==> run a <==
Design SME, start of the top module:
module SME(clk,reset,chardata,isstring,ispattern,valid,match,match_index);
clock: 2.57 ns
lec_check: 0
cap_margin: 20
core_margin: 2
core_utilization: 70
cts_cluster_size: 24
slew_margin: 20
run.sh (not shown) runs the stock make flow with config.mk's settings and CLKGATE_MAP_FILE=.
==> inputs of run b, as changes to run a <==
--- a/flow/config.mk
+++ b/flow/config.mk
@@ -8,5 +8,8 @@
 export CAP_MARGIN = 20
 export CORE_MARGIN = 2
-export CORE_UTILIZATION = 70
-export CTS_CLUSTER_SIZE = 24
+export CORE_UTILIZATION = 34
+export GPL_ROUTABILITY_DRIVEN = 1
+export MIN_ROUTING_LAYER = met1
+export PLACE_DENSITY_LB_ADDON = 0.14
+export SETUP_SLACK_MARGIN = -0.37
 export SLEW_MARGIN = 20
==> flow/constraint.sdc (replaced) <==
create_clock -name core_clock -period 6.21 [get_ports {clk}]
set_input_delay 1.2420 -clock core_clock [delete_from_list [all_inputs] [get_ports {clk}]]
set_output_delay 1.2420 -clock core_clock [all_outputs]
set_load 0.01 [all_outputs]
==> inputs of run c, as changes to run a <==
==> flow/config.mk (replaced) <==
export PLATFORM = sky130hd
export DESIGN_NAME = SME
export DESIGN_NICKNAME = SME
export VERILOG_FILES = /design/flow/design.v
export SDC_FILE = /design/flow/constraint.sdc
export NUM_CORES = 4
export LEC_CHECK = 0
export ABC_AREA = 1
export CAP_MARGIN = 20
export CELL_PAD_IN_SITES_DETAIL_PLACEMENT = 0
export CELL_PAD_IN_SITES_GLOBAL_PLACEMENT = 3
export CORE_ASPECT_RATIO = 0.72
export CORE_MARGIN = 3
export CORE_UTILIZATION = 27
export GPL_TIMING_DRIVEN = 0
export MAX_ROUTING_LAYER = met5
export MIN_ROUTING_LAYER = met1
export SETUP_SLACK_MARGIN = 0.8
export SLEW_MARGIN = 15
export TNS_END_PERCENT = 10
==> flow/constraint.sdc (replaced) <==
create_clock -name core_clock -period 4.81 [get_ports {clk}]
set_input_delay 0.9620 -clock core_clock [delete_from_list [all_inputs] [get_ports {clk}]]
set_output_delay 0.9620 -clock core_clock [all_outputs]
set_load 0.01 [all_outputs]
==> impl_metrics.ini <==
; physical design summary
[yosys]
yosysMostFrequentCell = sky130_fd_sc_hd__edfxtp_1
area_fraction_in_compound_gates_after_synthesis_pct = 17.1

[run_status]
run_status = did not finish
failing_step = 5_1_grt
error_message = [ERROR GRT-0116] Global routing finished with congestion. Check the congestion regions in the DRC Viewer.

[global_routing]
groute.layer.met1.usage_pct = 85.6

[cts]
post-cts-setup-buffers = 29

[floorplan]
core_um2 = 27000
design.die.area_um2 = 28900

[placement]
place.gp.congestion = 1.44
(the above is from run a)
==> impl_metrics.ini <==
; flow metrics
[global_routing]
groute.layer.met1.usage_pct = 41.7

[floorplan]
design.die.area_um2 = 76700
core_um2 = 72000

[placement]
place.gp.congestion = 0.867

[cts]
post-cts-setup-buffers = 14

[yosys]
yosysMostFrequentCell = sky130_fd_sc_hd__nand2_1

[run_status]
run_status = complete, no violations
(the above is from run c)
==> impl_metrics.ini <==
; flow metrics
[run_status]
run_status = complete, no violations

[cts]
post-cts-setup-buffers = 0

[placement]
place.gp.congestion = 1.08

[yosys]
yosysMostFrequentCell = sky130_fd_sc_hd__edfxtp_1

[floorplan]
core_um2 = 56300

[global_routing]
groute.layer.met1.usage_pct = 42.5
(the above is from run b)

* * *

==> build 79: inputs <==
Starting RTL as in the previous note.
Design SME, start of the top module:
module SME(clk,reset,chardata,isstring,ispattern,valid,match,match_index);
Settings: LEC_CHECK=0, CAP_MARGIN=20, CELL_PAD_IN_SITES_DETAIL_PLACEMENT=1, CELL_PAD_IN_SITES_GLOBAL_PLACEMENT=1, CORE_MARGIN=2, CORE_UTILIZATION=40, SLEW_MARGIN=20; clock period 6.2 ns.
==> build 67: changes against build 79 <==
ABC_AREA = 0   (was unset)
CELL_PAD_IN_SITES_DETAIL_PLACEMENT = 0   (was 1)
CELL_PAD_IN_SITES_GLOBAL_PLACEMENT = 3   (was 1)
CORE_ASPECT_RATIO = 0.52   (was unset)
CORE_MARGIN = 3   (was 2)
CORE_UTILIZATION = 21   (was 40)
CTS_CLUSTER_SIZE = 73   (was unset)
GPL_ROUTABILITY_DRIVEN = 1   (was unset)
GPL_TIMING_DRIVEN = 1   (was unset)
HOLD_SLACK_MARGIN = -0.0   (was unset)
MAX_ROUTING_LAYER = met4   (was unset)
MIN_ROUTING_LAYER = met1   (was unset)
PLACE_DENSITY = 0.48   (was unset)
SETUP_SLACK_MARGIN = 0.8   (was unset)
SLEW_MARGIN = 30   (was 20)
TNS_END_PERCENT = 10   (was unset)
==> flow/constraint.sdc (replaced) <==
create_clock -name core_clock -period 5.78 [get_ports {clk}]
set_input_delay 1.1560 -clock core_clock [delete_from_list [all_inputs] [get_ports {clk}]]
set_output_delay 1.1560 -clock core_clock [all_outputs]
set_load 0.01 [all_outputs]
==> trial 97: changes against build 79 <==
CAP_MARGIN = 40   (was 20)
CELL_PAD_IN_SITES_DETAIL_PLACEMENT = unset   (was 1)
CELL_PAD_IN_SITES_GLOBAL_PLACEMENT = unset   (was 1)
CORE_UTILIZATION = 72   (was 40)
CTS_CLUSTER_DIAMETER = 204   (was unset)
CTS_CLUSTER_SIZE = 15   (was unset)
PLACE_DENSITY_LB_ADDON = 0.03   (was unset)
SETUP_SLACK_MARGIN = 1.44   (was unset)
SLEW_MARGIN = 10   (was 20)
==> flow/constraint.sdc (replaced) <==
create_clock -name core_clock -period 4.84 [get_ports {clk}]
set_input_delay 0.9680 -clock core_clock [delete_from_list [all_inputs] [get_ports {clk}]]
set_output_delay 0.9680 -clock core_clock [all_outputs]
set_load 0.01 [all_outputs]
==> trial 81: changes against build 79 <==
CELL_PAD_IN_SITES_DETAIL_PLACEMENT = unset   (was 1)
CELL_PAD_IN_SITES_GLOBAL_PLACEMENT = unset   (was 1)
CORE_UTILIZATION = 58   (was 40)
SETUP_SLACK_MARGIN = 0.93   (was unset)
==> flow/constraint.sdc (replaced) <==
create_clock -name core_clock -period 3.26 [get_ports {clk}]
set_input_delay 0.6520 -clock core_clock [delete_from_list [all_inputs] [get_ports {clk}]]
set_output_delay 0.6520 -clock core_clock [all_outputs]
set_load 0.01 [all_outputs]
==> comparison table <==
| quantity | trial 81 | build 79 | build 67 | trial 97 |
|---|---|---|---|---|
| Result of the run | finished with violations | no timing/DRC/antenna violations | no timing/DRC/antenna violations | did not finish |
| Stage where the flow stopped | - | - | - | global routing |
| Layout check failures | setup timing | - | - | - |
| Power density normalized to cell area | 561 nW/um2 | 323 nW/um2 | 351 nW/um2 | - |
| Worst-case headroom to the max-slew limit | 25.6% | 19.3% | 29.7% | - |
| Met1 Routed Length | 30600 um | 36000 um | 64700 um | - |
| Row count | 66 | 80 | 79 | 59 |
| Syn-to-layout area delta | 34.3% | 12.1% | 21.1% | - |
| Combinational fraction of the cell area | 32.9% | 36.1% | 34.4% | - |
| Dominant kind of cell | flip-flops and latches | flip-flops and latches | flip-flops and latches | - |
| Num CTS Buffers | 38 | 44 | 39 | 28 |
| Number of H-tree branching levels | 2 | 2 | 2 | 1 |
| Total Die Area | 34700 um2 | 50000 um2 | 95700 um2 | 28100 um2 |
| Crit share post-route | 140% | 88.1% | 85.7% | - |
| Inst Count DP | 2496 | 2225 | 2877 | 1996 |
| Number of max-capacitance violations reported | 0 | 0 | 0 | - |
| Number of tapcells | 442 | 615 | 1215 | - |
| Worst-case setup margin in the final layout | -1.32 ns | 0.738 ns | 0.828 ns | - |
| Main power group | sequential cells | sequential cells | sequential cells | - |
Power is estimated from default activity; no workload was simulated.
